run 1:
// mp2
module mp2 #(
    parameter CLK_FREQ = 12000000,
    parameter INTERVAL = CLK_FREQ / 360
)(
    input logic clk,
    input logic rst,
    output logic RGB_R,
    output logic RGB_G,
    output logic RGB_B
);
Settings: LEC_CHECK=0, CAP_MARGIN=20, CELL_PAD_IN_SITES_GLOBAL_PLACEMENT=1, CORE_MARGIN=2, CORE_UTILIZATION=40, SLEW_MARGIN=5; clock period 30.0 ns.
run.sh (not shown) runs the stock make flow with config.mk's settings and CLKGATE_MAP_FILE=.
The following lists how run 2 was set up differently from run 1:
Settings: an added PLACE_DENSITY of 0.46; a deleted CELL_PAD_IN_SITES_GLOBAL_PLACEMENT that had been 1; a change of CORE_UTILIZATION from 40 to 72; a change of SLEW_MARGIN from 5 to 20; an added CTS_CLUSTER_SIZE of 92; an added CTS_CLUSTER_DIAMETER of 385; an added SETUP_SLACK_MARGIN of -0.58; a change of CORE_MARGIN from 2 to 8.
Results
Run 2 finished end to end and its layout was clean on timing, DRC and antenna. Via count ended up 4.4% higher on run 2 than on run 1. Met2 layer usage reported by global route: run 2 vs run 1 up 12 points. Run 2 ended with less cell area after placement than run 1. Clock power deteriorates in run 2 relative to run 1. Upper clock frequency limit: run 2 > run 1. Sort run 1 and run 2 by placeable core region desc -> top: run 1.
Here is what was changed in the inputs of run 3 compared with run 2.
Settings: a deleted SETUP_SLACK_MARGIN that had been -0.58; a change of CORE_MARGIN from 8 to 2; a deleted CTS_CLUSTER_SIZE that had been 92; a deleted CTS_CLUSTER_DIAMETER that had been 385; a deleted PLACE_DENSITY that had been 0.46; a change of CORE_UTILIZATION from 72 to 40.
==> results <==
Utilization on run 3 is down relative to run 2.
The fraction of area in clock buffers and inverters was comparable across run 2 and run 3.
Changes observed in run 3 relative to run 2: highest clock rate moved down, post-layout minimum cycle time picked up an extra 0.076 ns, post-route cell area +340 um2.
Delta (run 3 minus run 2): combined global-route utilization of all metal layers down 11 points, total stage count of the critical path dropped 2, post-route clock period utilization +0.25 points, post-layout total power rose by 1.7%, routed length on met3 lower.
Final routed wirelength across all metal layers: run 3 vs run 2 up about 2.8%

* * *

Starting RTL as in the previous note.
export LEC_CHECK = 0
export CAP_MARGIN = 20
export CORE_MARGIN = 2
export CORE_UTILIZATION = 57
export SLEW_MARGIN = 20
create_clock -name core_clock -period 20.8 [get_ports {clk}]
The baseline finished clean.
Then changed:
Settings changed: CORE_UTILIZATION 57 to 64, CTS_CLUSTER_SIZE set to 90, SETUP_SLACK_MARGIN set to 1.85.
Clock period 20.8 ns to 13.7 ns, I/O delays scaled along.
What happened: The new run died in global routing (5_1_grt) (GRT-0232); synthesized area stays the same; die area goes down by roughly a tenth; synthesized cell count is unchanged.

* * *

mp2 again, from the RTL that the note above started with.
make LEC_CHECK=0 CAP_MARGIN=20 CORE_MARGIN=2 CORE_UTILIZATION=65 CTS_CLUSTER_SIZE=80 SETUP_SLACK_MARGIN=3.55 SLEW_MARGIN=20 TNS_END_PERCENT=5 finish   # period 13.8 ns
The baseline finished but failed the layout checks on negative setup slack.
Change:
Settings changed: CORE_UTILIZATION 65 to 40, CTS_CLUSTER_SIZE 80 to default, SETUP_SLACK_MARGIN 3.55 to default, TNS_END_PERCENT 5 to default.
Clock period 13.8 ns to 22.0 ns, I/O delays scaled along.
Result:
- The new run ran to the end with no violations
- routed wire length decreases by a quarter to a third
- final area decreases by about a fifth
- worst setup slack improved by 2.9 ns
- via count decreases by a quarter to a third
- critical path depth decreases by 7
- total power decreases by well over a third
- sequential share of layout area increases by 1.1 points
- worst hold slack improved by 0.011 ns
Change:
Settings changed: CORE_UTILIZATION 40 to 71, CTS_CLUSTER_DIAMETER from default to 227.
Clock period 22.0 ns to 13.8 ns, I/O delays scaled along.
Effect: This time the run died in global routing with GRT-0116. Synthesized area stays the same. Die size came out lower by 43%. Synthesized cell count does not change.
Change:
Settings changed: CORE_UTILIZATION 71 to 54, CTS_CLUSTER_DIAMETER 227 to default.
Clock period 13.8 ns to 22.0 ns, I/O delays scaled along.
The new run completed without violations.
Area after synthesis is unchanged.
Die area rose by 31%.
Synthesized cell count stays the same.
Change:
Settings changed: CORE_UTILIZATION 54 to 70, CTS_CLUSTER_DIAMETER from default to 221.
Clock period 22.0 ns to 13.7 ns, I/O delays scaled along.
Effect:
- The new run stopped in global routing (GRT-0116)
- die size fell by about 22%
- area after synthesis is unchanged
- synthesized cell count is unchanged

* * *

== run E ==
mp2 again, from the RTL that the note above started with.
// mp2
module mp2 #(
    parameter CLK_FREQ = 12000000,
    parameter INTERVAL = CLK_FREQ / 360
)(
    input logic clk,
    input logic rst,
    output logic RGB_R,
    output logic RGB_G,
    output logic RGB_B
);
    logic [31:0] counter;
    logic [8:0] hue;
    logic [7:0] pwm_r, pwm_g, pwm_b;
    logic [7:0] pwm_counter;
    always_ff @(posedge clk) begin
        if (rst) begin
            counter <= 0;
            hue <= 0;
        end
        else if (counter >= INTERVAL)
        begin
            counter <= 0;
            hue <= (hue >= 359) ? 0 : hue + 1;
        end
        else
        begin
            counter <= counter + 1;
        end
    end
    always_comb begin
        pwm_r = (hue < 60) ? 255 :
                (hue < 120) ? (255 * (120 - hue) / 60) :
                (hue < 180) ? 0 :
                (hue < 240) ? 0 :
                (hue < 300) ? (255 * (hue - 240) / 60) :
                255;
        pwm_g = (hue < 60) ? (255 * (hue - 0) / 60) :
                (hue < 180) ? 255 :
                (hue < 240) ? (255 * (240 - hue) / 60) :
                0;
        pwm_b = (hue < 120) ? 0 :
                (hue < 180) ? (255 * (hue - 120) / 60) :
                (hue < 300) ? 255 :
                (hue < 360) ? (255 * (360 - hue) / 60) :
                0;
    end
    always_ff @(posedge clk) begin
        if (rst) pwm_counter <= 0;
        else pwm_counter <= pwm_counter + 1;
    end
    assign {RGB_R, RGB_G, RGB_B} = {pwm_counter < pwm_r, pwm_counter < pwm_g, pwm_counter < pwm_b};
endmodule
clock: 13.8 ns
lec_check: 0
cap_margin: 20
core_margin: 2
core_utilization: 65
slew_margin: 20
tns_end_percent: 5
Although it ran to completion, run E produced a layout that fails the final checks because of setup timing.
For run A, these inputs were changed with respect to run E:
Settings: removing TNS_END_PERCENT (formerly 5); setting CTS_CLUSTER_SIZE to 93 for the first time; setting ABC_AREA to 1 for the first time; changing the clock period (ns, I/O delays scaled along) from 13.8 to 12.2.
Results
Looking at area reported by Yosys stat, run A sits above run E. Compared with run E, in run A area of the mapped netlist has increased; die area has increased. Effective utilization at floorplan for run A is higher than for run E. The lower post-synthesis cell type count of run E and run A is in run A. Instance count of the mapped netlist, run E and run A: lower on run E. Run A got as far as global routing, where a tool error ended the run. Area share of fa/ha/maj cells after synthesis in run A vs run E: down 0.68 points. On area of the core region: run A sits above run E. Run A ended up with a higher fraction of the mapped netlist area in simple logic gates than run E did.

* * *

build 87:
The RTL this note starts from:
==> flow/design.v <==
module mp2 #(
    parameter CLK_FREQ = 12000000,
    parameter INTERVAL = CLK_FREQ / 360
)(
    input logic clk,
    input logic rst,
    output logic RGB_R,
    output logic RGB_G,
    output logic RGB_B
);
    logic [31:0] counter;
    logic [8:0] hue;
    logic [7:0] pwm_r, pwm_g, pwm_b;
    logic [7:0] pwm_counter;
    always_ff @(posedge clk) begin
        if (rst) begin
            counter <= 0;
            hue <= 0;
        end
        else if (counter >= INTERVAL)
        begin
            counter <= 0;
            hue <= (hue >= 359) ? 0 : hue + 1;
        end
        else
        begin
            counter <= counter + 1;
        end
    end
    always_comb begin
        pwm_r = (hue < 60) ? 255 :
                (hue < 120) ? (255 * (120 - hue) / 60) :
                (hue < 180) ? 0 :
                (hue < 240) ? 0 :
                (hue < 300) ? (255 * (hue - 240) / 60) :
                255;
        pwm_g = (hue < 60) ? (255 * (hue - 0) / 60) :
                (hue < 180) ? 255 :
                (hue < 240) ? (255 * (240 - hue) / 60) :
                0;
        pwm_b = (hue < 120) ? 0 :
                (hue < 180) ? (255 * (hue - 120) / 60) :
                (hue < 300) ? 255 :
                (hue < 360) ? (255 * (360 - hue) / 60) :
                0;
    end
    always_ff @(posedge clk) begin
        if (rst) pwm_counter <= 0;
        else pwm_counter <= pwm_counter + 1;
    end
    assign {RGB_R, RGB_G, RGB_B} = {pwm_counter < pwm_r, pwm_counter < pwm_g, pwm_counter < pwm_b};
endmodule
clock: 30.0 ns
lec_check: 0
cap_margin: 15
cell_pad_in_sites_detail_placement: 2
core_margin: 2
core_utilization: 40
gpl_routability_driven: 0
slew_margin: 20
## Diff of input files: build 64 against build 87
- changing CAP_MARGIN from 15 to 20
- removing GPL_ROUTABILITY_DRIVEN (formerly 0)
- setting TNS_END_PERCENT to 10 for the first time
- setting CTS_CLUSTER_SIZE to 100 for the first time
- removing CELL_PAD_IN_SITES_DETAIL_PLACEMENT (formerly 2)
- changing CORE_UTILIZATION from 40 to 35
- setting CELL_PAD_IN_SITES_GLOBAL_PLACEMENT to 1 for the first time
- setting CTS_CLUSTER_DIAMETER to 319 for the first time
- setting SETUP_SLACK_MARGIN to 5.0 for the first time
- setting ABC_AREA to 1 for the first time
### Flow results
- Count of distinct cell types in the synthesized netlist was lower in build 64 than in build 87.
- Summary of build 64 over build 87: synthesized chip area reported by yosys increased about 1.6%, utilization after layout lower, number of placement rows higher, initial core utilization now smaller.
- Number of non-filler instances in the completed layout: build 64 vs build 87 up 503
- Diff build 87 -> build 64 | count of multi-input combinational gates | up by more than 10%
- The maximum fanout along the worst path of build 64 is lower than that of build 87.
[inputs] build 65 vs build 64
- PLACE_DENSITY now 0.78, previously not set
- CORE_MARGIN now 8, was 2
- ABC_AREA now 0, was 1
- CORE_ASPECT_RATIO now 1.88, previously not set
- CTS_CLUSTER_SIZE now 98, was 100
- SETUP_SLACK_MARGIN now -0.58, was 5.0
- CELL_PAD_IN_SITES_GLOBAL_PLACEMENT no longer set, was 1
- TNS_END_PERCENT now 5, was 10
- CTS_CLUSTER_DIAMETER now 385, was 319
- CORE_UTILIZATION now 46, was 35
==> comparison <==
- Comparing build 64 and build 65, the higher combined global-route utilization of all metal layers was measured on build 65.
- The sequential cell count of build 64 and that of build 65 are within noise of each other.
- What build 64 reported for mean area per synthesized cell has to be multiplied by 1.16 to get the figure for build 65.
- Cmp build 65 vs build 64: transition time of the tightest slew-check pin higher in build 65
- Relative to build 64, Yosys chip area decreased by 1.6% in build 65.
Here is what was changed in the inputs of build 58 compared with build 65.
- clearing CORE_ASPECT_RATIO, which used to be 1.88
- putting PLACE_DENSITY_LB_ADDON at 0.3 where nothing was set
- clearing ABC_AREA, which used to be 0
- swapping 46 for 72 in CORE_UTILIZATION
- clearing PLACE_DENSITY, which used to be 0.78
Relative to build 65, first-pass iteration count of the detailed router has gone up in build 58. The final worst slack number comes out lower for build 65 vs build 58. A start point of the critical path of hue[7]$_SDFFE_PP0P_ is what build 65 shows, while hue[5]$_SDFFE_PP0P_ belongs to build 58. Final wirelength, build 65 and build 58: lower on build 58.
Relative to build 58, the following input files were edited for build 98:
- TNS_END_PERCENT removed (was 5)
- CTS_CLUSTER_SIZE removed (was 98)
- CORE_UTILIZATION changed from 72 to 49
[summary]
Row hold slack: build 98 lower / build 58 higher
~same sequential share of layout area in build 98 and build 58
Reported for build 98 and build 58, number of storage elements in the synthesis netlist turned out identical to the last digit.
| delay of the slowest cell on the worst path | higher: build 58 |
Area added between synthesis and finish on build 98 is up relative to build 58.
In the flow results for build 98 and build 58, the cell area is smaller on build 58.
Reported for build 98 and build 58, post-synth tally of flip-flops with integrated enable turned out identical to the last digit.
Net switching power ended up about 3.3% higher on build 98 than on build 58.
Build 98 vs build 58 — utilization dropped 23 points.
Power figures rest on the tool's default switching activity, not on a simulated workload.
